Setup of run 1:
Design battle_ship, start of the top module:
module battle_ship(
      input wire clk,			 
      input wire clr,
      input wire btnU,
      input wire btnD,
      input wire btnR,
      input wire btnL,
      input wire sel,
	    input sw,
      output wire [2:0] red,	 
      output wire [2:0] green,   
      output wire [1:0] blue,	     
      output wire [3:0] an,
      output wire [7:0] seg,
      output wire hsync,		 
      output wire vsync			 
	);
Size in the first run: ~2,200 cells after synthesis, ~30 I/O pins, roughly 14,000 sq um of cells after synthesis.
clock: 3.97 ns
lec_check: 0
abc_area: 1
cap_margin: 20
core_margin: 2
core_utilization: 72
cts_cluster_diameter: 381
cts_cluster_size: 20
place_density: 0.79
setup_slack_margin: 0.35
slew_margin: 20
run.sh (not shown) runs the stock make flow with config.mk's settings and CLKGATE_MAP_FILE=.
clock tree synthesis (4_1_cts): run 1 exited with error
#### Input delta (run 2 over run 1)
- a change of PLACE_DENSITY from 0.79 to 0.42
- a deleted CTS_CLUSTER_DIAMETER that had been 381
- a deleted SETUP_SLACK_MARGIN that had been 0.35
- a deleted CTS_CLUSTER_SIZE that had been 20
- an added TNS_END_PERCENT of 15
- a change of the clock period (ns, I/O delays scaled along) from 3.97 to 11.4
Notes after the runs:
- Run 2 vs. run 1: overall die width ~0 delta; number of instances in the placed design -13%.
- Changes observed in run 2 relative to run 1: detailed placer's ending HPWL fell about 22%, worst slack at placement now larger.
- Any difference in number of cells in Yosys stat between run 1 and run 2 is small enough to ignore.
- For the final weighted congestion in routability-driven placement, run 2 came in 1.9% lower than run 1 did.
- Comparing run 2 against run 1, there is no change at all in simple-gate share of the synthesized area.
- Of run 2 and run 1, it is run 2 that has the lower cell area after placement.
- Comparing run 1 against run 2, there is no change at all in quantity of I/O buffers inserted on ports.
- Run 2: full flow OK, the timing, design-rule and antenna checks passed
Input-level comparison between run 3 and run 2:
- CORE_UTILIZATION now 40, was 72
- PLACE_DENSITY no longer set, was 0.42
- ABC_AREA no longer set, was 1
- TNS_END_PERCENT no longer set, was 15
- the clock period (ns, I/O delays scaled along) now 4.75, was 11.4
- The final layout from run 3, which completed every stage, passed the timing, design-rule and antenna checks at the end of the flow.
- For the final hold slack, run 3 came in 11 ps lower than run 2 did.
- Final instance area on run 3 is up relative to run 2.
- Run 2 -> run 3: wire length increased by more than 10%
- Across both runs, path length in cells of the critical path was lower for run 3 than for run 2.

* * *

Setup of v12:
Starting RTL as in the previous note.
clock: 5.25 ns
lec_check: 0
abc_area: 1
cap_margin: 20
core_margin: 2
core_utilization: 72
cts_cluster_size: 100
slew_margin: 20
tns_end_percent: 10
v12 -> stages 100% | layout checks FAIL | setup timing
Setup changes, v12 to v59
# v12
export LEC_CHECK = 0
export ABC_AREA = 1
export CAP_MARGIN = 20
export CORE_MARGIN = 2
export CORE_UTILIZATION = 72
export CTS_CLUSTER_SIZE = 100
export SLEW_MARGIN = 20
export TNS_END_PERCENT = 10
create_clock -name core_clock -period 5.25 [get_ports {clk}]
# v59
export LEC_CHECK = 0
export CAP_MARGIN = 20
export CORE_MARGIN = 2
export CORE_UTILIZATION = 72
export PLACE_DENSITY_LB_ADDON = 0.2
export SLEW_MARGIN = 20
create_clock -name core_clock -period 3.54 [get_ports {clk}]
v12 → v59: chip area from the yosys synthesis statistics about even, number of ports placed on the die boundary about even, portion of netlist area occupied by mux cells rose 0.66 points.
Against v12 as the reference, v59 delivers a higher post-CTS setup buffer count.
Delta (v59 minus v12): area of the die did not really move, combined area of all synthesized cells shows no meaningful change, sequential share of the synthesized area comparable, cell count in the Yosys report lost about 16%, worst-case clock buffer depth held steady.
The net count after synthesis of v59 is lower than that of v12.
Flow for v59 halted at 5_1_grt, error code GRT-0232.
v59 vs v12: routability congestion estimate up by more than 10%
What v29 does differently from v59 at the input level:
# v59
export LEC_CHECK = 0
export CAP_MARGIN = 20
export CORE_MARGIN = 2
export CORE_UTILIZATION = 72
export PLACE_DENSITY_LB_ADDON = 0.2
export SLEW_MARGIN = 20
create_clock -name core_clock -period 3.54 [get_ports {clk}]
# v29
export LEC_CHECK = 0
export CAP_MARGIN = 20
export CORE_MARGIN = 2
export CORE_UTILIZATION = 33
export SLEW_MARGIN = 20
create_clock -name core_clock -period 13.4 [get_ports {clk}]
Results
v59: it failed with a tool error in 5_1_grt, so there are no final results.
v29 ran to completion and came out clean on the timing, design-rule and antenna checks.
Die extent in x went up by more than a quarter going from v59 to v29.
Of v29 and v59, the lower effective utilization at floorplan belongs to v29.
v29 vs v59 — half-perimeter wire length after detailed placement dropped 4.1%.
Per the comparison of v29 with v59, area after synthesis was more or less identical, total of cells resized after clock tree synthesis went down by 20, count of library flops with an enable pin was more or less identical, vertical extent of the die went up by about 46%, chip area in the Yosys report was more or less identical.
Compared with v59, v29 improves minimum setup slack after placement.
Looking at final weighted congestion of routability-driven global placement, v29 sits below v59.
diff inputs: v29 => v5
# v29
export LEC_CHECK = 0
export CAP_MARGIN = 20
export CORE_MARGIN = 2
export CORE_UTILIZATION = 33
export SLEW_MARGIN = 20
create_clock -name core_clock -period 13.4 [get_ports {clk}]
# v5
export LEC_CHECK = 0
export CAP_MARGIN = 20
export CORE_MARGIN = 2
export CORE_UTILIZATION = 54
export CTS_CLUSTER_SIZE = 61
export SLEW_MARGIN = 20
create_clock -name core_clock -period 5.4 [get_ports {clk}]
[summary]
Per the comparison of v5 with v29, synthesized area flat, combinational power share now sits higher, critical path depth went up by 9, number of nets in the final layout ~0 delta.
For v5, the top metal layer carrying routed signals was met4, unlike v29, where it was met5.
Setup changes, v5 to v22
# v5
export LEC_CHECK = 0
export CAP_MARGIN = 20
export CORE_MARGIN = 2
export CORE_UTILIZATION = 54
export CTS_CLUSTER_SIZE = 61
export SLEW_MARGIN = 20
create_clock -name core_clock -period 5.4 [get_ports {clk}]
# v22
export LEC_CHECK = 0
export CAP_MARGIN = 20
export CORE_MARGIN = 2
export CORE_UTILIZATION = 40
export SLEW_MARGIN = 20
create_clock -name core_clock -period 10.0 [get_ports {clk}]
## What came out
- Going from v5 to v22, number of vias per cell after detailed routing shrinks by about 6.4%.
- v22 vs. v5: part of the cycle the worst path needs went down by 34 points.
- Compared with v5, in v22 tally of non-filler cells in the final layout went up by 134; routed wire length rose 3.0%.
- For the power density relative to cell area, v22 came in about 40% lower than v5 did.
Inputs modified between v22 and v26:
# v22
export LEC_CHECK = 0
export CAP_MARGIN = 20
export CORE_MARGIN = 2
export CORE_UTILIZATION = 40
export SLEW_MARGIN = 20
create_clock -name core_clock -period 10.0 [get_ports {clk}]
# v26
export LEC_CHECK = 0
export CAP_MARGIN = 0
export CORE_ASPECT_RATIO = 0.64
export CORE_MARGIN = 9
export CORE_UTILIZATION = 19
export CTS_CLUSTER_SIZE = 91
export GPL_ROUTABILITY_DRIVEN = 0
export MAX_ROUTING_LAYER = met4
export SLEW_MARGIN = 20
export TNS_END_PERCENT = 75
create_clock -name core_clock -period 10.0 [get_ports {clk}]
v22 -> v26: wire length increased slightly
v26 vs. v22: setup slack up 0.043 ns, final instance area higher, worst setup slack after placement went up by 0.36 ns, total instance count after detailed placement increased by 501 relative to the old numbers.
Diff v26..v22 | reported sequential group power | negligible
The clock network as the group drawing the most power was reported by v22, and sequential cells by v26.
Taking v26 over v22, the TritonCTS buffer count ratio works out to 0.852.
Looking at portion of total power attributed to sequential cells, v26 sits above v22.
v22 has higher count of plain and timing-repair buffers in the layout than v26.
Compare v22 and v26 | relative max-transition margin higher: v22
Count of nets after finishing: v26 < v22
No activity file was given, so power comes from the tool's default toggle rates.
